== delta ==
Design top, start of the top module:
module top(
        clk, reset, up, down, hsync, vsync, rgb, pmod_switch, pause_switch,
         MISO, SW, SS, MOSI, SCLK, LED, an, seg
    );
Size in the first run: about 1,600 cells after synthesis.
export LEC_CHECK = 0
export ABC_AREA = 0
export CAP_MARGIN = 20
export CELL_PAD_IN_SITES_DETAIL_PLACEMENT = 1
export CELL_PAD_IN_SITES_GLOBAL_PLACEMENT = 0
export CORE_MARGIN = 9
export CORE_UTILIZATION = 60
export GPL_ROUTABILITY_DRIVEN = 0
export GPL_TIMING_DRIVEN = 0
export MIN_ROUTING_LAYER = met2
export PLACE_DENSITY_LB_ADDON = 0.15
export SETUP_SLACK_MARGIN = 0.22
export SLEW_MARGIN = 20
create_clock -name core_clock -period 4.15 [get_ports {clk}]
run.sh (not shown) runs the stock make flow with config.mk's settings and CLKGATE_MAP_FILE=.
delta | ERROR | global routing
Setup changes, delta to amber
Settings: CORE_MARGIN changed from 9 to 2; HOLD_SLACK_MARGIN newly set to 0.12; SETUP_SLACK_MARGIN removed (was 0.22); CTS_CLUSTER_SIZE newly set to 92; CELL_PAD_IN_SITES_GLOBAL_PLACEMENT removed (was 0); CELL_PAD_IN_SITES_DETAIL_PLACEMENT removed (was 1); GPL_TIMING_DRIVEN removed (was 0); CORE_UTILIZATION changed from 60 to 40; ABC_AREA removed (was 0); PLACE_DENSITY_LB_ADDON removed (was 0.15); GPL_ROUTABILITY_DRIVEN removed (was 0); the clock period (ns, I/O delays scaled along) changed from 4.15 to 10.0.
Notes after the runs:
amber finished every stage; the final checks, however, were not passed, the failures being DRC.
Looking at post-placement worst setup slack, amber sits above delta.
Compared delta against amber; cell total in the yosys stat output within noise.
The post-place instance area of amber is lower than that of delta.
Width of the die in amber is 12% above delta.
Taking delta as the reference point, the vertical die size of amber rises by 12%.
amber against delta: number of placed cells counting well taps increased about 3.3%, half-perimeter wire length after detailed placement -39%, die area higher, fraction of registers with async set/reset has remained practically unchanged, post-CTS resize count fell 34.
Input changes introduced in maple (baseline for comparison: amber):
Settings: CORE_UTILIZATION now 72, was 40; HOLD_SLACK_MARGIN no longer set, was 0.12; PLACE_DENSITY_LB_ADDON now 0.29, previously not set; MIN_ROUTING_LAYER no longer set, was met2; ABC_AREA now 1, previously not set; CTS_CLUSTER_SIZE no longer set, was 92; the clock period (ns, I/O delays scaled along) now 2.84, was 10.0.
### Flow results
- Completing all stages was not enough for maple: its layout failed the final checks because of setup timing.
- No crash in amber: every stage finished, but the layout fails its final checks due to DRC.
- Of the two values seen for most congested layer reported by global routing, met3 was produced by amber and met2 by maple.
- The final-stage net count of maple exceeds that of amber by about 23%.
- Post-layout period usage of the worst path ends up lower on amber.
- Estimated wirelength of the detail-placed design on maple is up relative to amber.
- Per the comparison of maple with amber, critical path depth has increased; met3 track demand over resource in global routing lost 31 points; critical path data arrival time up 0.48 ns.
Input changes introduced in violet (baseline for comparison: maple):
Settings: PLACE_DENSITY_LB_ADDON: 0.29 -> unset; CORE_UTILIZATION: 72 -> 51; ABC_AREA: 1 -> unset; the clock period (ns, I/O delays scaled along): 2.84 -> 5.12.
- Looking at area after synthesis, violet sits below maple.
- Compared with maple, violet shows clock-buffer cell count lower by 1.
- violet was carried through to the last stage, and its layout satisfied the timing, DRC and antenna checks.
- In violet, the fraction of standard cell area that is sequential came out 1.2 points above the value in maple.
- Re share of synthesized cell area in and, or, nand and nor gates: maple was higher than violet.
- The faster design of the two is maple; violet tops out lower.
- Width of the die in violet is 18% above maple.
- The die of violet is larger than the one used in maple.
- Compared to maple, violet shows a wider setup margin.
- Diff maple and violet: utilization lower in violet
- Relative to maple, final cell count has gone down in violet.

* * *

## run A
top again, from the RTL that the note above started with.
Settings: LEC_CHECK=0, ABC_AREA=0, CAP_MARGIN=10, CELL_PAD_IN_SITES_DETAIL_PLACEMENT=1, CELL_PAD_IN_SITES_GLOBAL_PLACEMENT=1, CORE_ASPECT_RATIO=0.88, CORE_MARGIN=4, CORE_UTILIZATION=52, CTS_CLUSTER_SIZE=71, GPL_ROUTABILITY_DRIVEN=0, GPL_TIMING_DRIVEN=0, HOLD_SLACK_MARGIN=0.08, MAX_ROUTING_LAYER=met4, MIN_ROUTING_LAYER=met2, PLACE_DENSITY_LB_ADDON=0.0, SETUP_SLACK_MARGIN=-0.19, SLEW_MARGIN=0, TNS_END_PERCENT=15; clock period 4.34 ns.
Finished, but not clean: run A, with negative setup slack.
Here is what was changed in the inputs of run B compared with run A.
Settings: CELL_PAD_IN_SITES_GLOBAL_PLACEMENT removed (was 1); CTS_CLUSTER_SIZE changed from 71 to 92; HOLD_SLACK_MARGIN changed from 0.08 to 0.12; CORE_MARGIN changed from 4 to 2; SETUP_SLACK_MARGIN removed (was -0.19); CELL_PAD_IN_SITES_DETAIL_PLACEMENT removed (was 1); TNS_END_PERCENT changed from 15 to 30; ABC_AREA removed (was 0); GPL_TIMING_DRIVEN removed (was 0); CORE_ASPECT_RATIO removed (was 0.88); SLEW_MARGIN changed from 0 to 20; PLACE_DENSITY_LB_ADDON removed (was 0.0); CAP_MARGIN changed from 10 to 20; CORE_UTILIZATION changed from 52 to 40; the clock period (ns, I/O delays scaled along) changed from 4.34 to 10.0.
### Flow results
The flow for run B finished, though final verification flagged design-rule violations.
Ran to the end and failed final checks on negative setup slack: run A.
In run B relative to run A, die boundary height had gone up by more than 10%.
Looking at worst reg2reg path depth across run B and run A, the one that comes out higher is run A.
Summary of the comparison: fraction of power consumed by combinational cells is lower in run B, relative to run A.
HPWL after detailed placement in run B is 26% lower than in run A
When run B is set beside run A, its final cell count turns out to be 34 larger.
Final area (lower): run B
Re share of cell area taken by multi-input logic gates: run A was lower than run B.
#### Input delta (run C over run B)
Settings: a change of MIN_ROUTING_LAYER from met2 to met1; a change of CORE_UTILIZATION from 40 to 42; an added CELL_PAD_IN_SITES_GLOBAL_PLACEMENT of 3; a change of the clock period (ns, I/O delays scaled along) from 10.0 to 6.97.
Findings:
Diff run B and run C: fill cell total of the finished layout lower in run C
Run C vs run B — standby leakage power climbed slightly
Diff run B..run C | cell area reported after detailed placement | negligible
The sequential power number comes out lower for run B vs run C.
End point of the critical path: LED[1] -> run B, gs.r_dig2[3] -> run C
Lower wire length reported by the detailed router was reported by run B, not run C.
Taking run C as 1.0, run B lands at 1.4 on via count of the routed design.
Taking run B as the reference, in run C total number of cells along the worst setup path shows an increase of 9; overall power of the completed layout shows an increase of about 43%.
Status run B: flow complete, layout not clean - design-rule violations
Every stage of the flow completed for run C, and the final layout passed the timing, DRC and antenna checks.
Run C vs. run B: combinational power went up; slew at the pin closest to its max-slew limit went up 0.14 ns; clock power up 42%.
Changes in run D relative to run C:
Settings: SETUP_SLACK_MARGIN now 0.46, previously not set; CELL_PAD_IN_SITES_GLOBAL_PLACEMENT no longer set, was 3; HOLD_SLACK_MARGIN no longer set, was 0.12; CORE_UTILIZATION now 72, was 42; GPL_ROUTABILITY_DRIVEN no longer set, was 0; MAX_ROUTING_LAYER no longer set, was met4; CTS_CLUSTER_SIZE no longer set, was 92; TNS_END_PERCENT no longer set, was 30; MIN_ROUTING_LAYER no longer set, was met1; ABC_AREA now 1, previously not set; the clock period (ns, I/O delays scaled along) now 3.11, was 6.97.
Results
- The routed via count reported for run D is greater than that of run C by 20%.
- The highest-delay cell along the critical path comes out sky130_fd_sc_hd__dfxtp_1 in one run and sky130_fd_sc_hd__dfxtp_4 in the other, namely in run C and run D respectively.
- Re global-route usage over all layers: run D and run C aren't equal, and the lower value belongs to run C.
- Vias per cell: run D and run C compared, lower one is run C
- Run D vs run C: total of fill cells in the finished design down by more than half
- For the tally of clock buffers in the finished layout, run D came in 22% lower than run C did.
- Compared with run C, run D is the more power-hungry design.
- Relative to run C, final non-filler cell total increased by 196 in run D.
- [compare] base=run C new=run D: mean post-synth cell area went down by 15%; critical path depth now larger.
## Diff of input files: run E against run D
Settings: ABC_AREA: 1 -> unset; CTS_CLUSTER_SIZE: unset -> 95; SETUP_SLACK_MARGIN: 0.46 -> unset; CORE_UTILIZATION: 72 -> 50; the clock period (ns, I/O delays scaled along): 3.11 -> 6.15.
[summary]
Run E ends up with a post-detailed-route via-to-cell ratio that is 5.6% lower than in run D. Sequential share of power is higher on run E. Re longest individual stage delay on the worst path: run E is 0.44 ns up on run D. Die: run E bigger than run D.

* * *

top again, from the RTL that the note above started with.
clock: 6.83 ns
lec_check: 0
cap_margin: 10
core_margin: 2
core_utilization: 20
hold_slack_margin: 0.15
max_routing_layer: met4
setup_slack_margin: 1.22
slew_margin: 10
Rerun with:
ABC_AREA = 1   (was not set)
CAP_MARGIN = 20   (was 10)
CORE_UTILIZATION = 70   (was 20)
CTS_CLUSTER_DIAMETER = 207   (was not set)
HOLD_SLACK_MARGIN = not set   (was 0.15)
MAX_ROUTING_LAYER = not set   (was met4)
SETUP_SLACK_MARGIN = not set   (was 1.22)
SLEW_MARGIN = 20   (was 10)
clock period = 2.99 ns   (was 6.83 ns; I/O delays follow)
After rerunning:
- The changed run finished clean
- cell count shrinks by 11%
- via count grows by 19%
- routed wire length grows by 10%
- register-to-register slack degrades by 2.3 ns
- sequential cell count stays the same
- worst hold slack stays flat
Rerun with:
CTS_CLUSTER_DIAMETER = not set   (was 207)
CTS_CLUSTER_SIZE = 15   (was not set)
PLACE_DENSITY = 0.74   (was not set)
SETUP_SLACK_MARGIN = 0.5   (was not set)
clock period = 3.48 ns   (was 2.99 ns; I/O delays follow)
=> The changed run completed with no timing, DRC or antenna violations. Power decreases by 14%. Synthesized area is unchanged. Setup slack improved by 0.40 ns. Wire length decreases by 0.84%. Clock skew hardly moves. Design area barely changes.
Rerun with:
CORE_UTILIZATION = 72   (was 70)
HOLD_SLACK_MARGIN = -0.09   (was not set)
PLACE_DENSITY = not set   (was 0.74)
SETUP_SLACK_MARGIN = 0.46   (was 0.5)
clock period = 2.96 ns   (was 3.48 ns; I/O delays follow)
With this change the flow finished but fails on negative setup slack; final area rises by about 4.7%; utilization increases by 5.3 points; wire length went up by 9.3%; first-iteration DRC count grows by about 20%; die size is lower by 2.7%; non-clock buffer count came out higher by 60; total power increases by about 13%; sequential power is higher by 18%; worst hold slack gains 0.0048 ns; clock-buffer cell count went up by 7.
Rerun with:
ABC_AREA = not set   (was 1)
CORE_UTILIZATION = 40   (was 72)
CTS_CLUSTER_SIZE = not set   (was 15)
HOLD_SLACK_MARGIN = not set   (was -0.09)
SETUP_SLACK_MARGIN = not set   (was 0.46)
clock period = 5.12 ns   (was 2.96 ns; I/O delays follow)
The new run produced a clean layout.
Total power goes down by well over a third.
Count of clock-buffer cells in the layout is unchanged.
Via count decreases by about a fifth.
Final cell count decreases by roughly a tenth.
Final area decreases by a little under a tenth.
Synthesized cell count came out lower by about a fifth.
Global-route usage is lower by 16 points.
Synthesized area came out lower slightly.
Core utilization fell by 42 points.
Power is estimated from default activity; no workload was simulated.
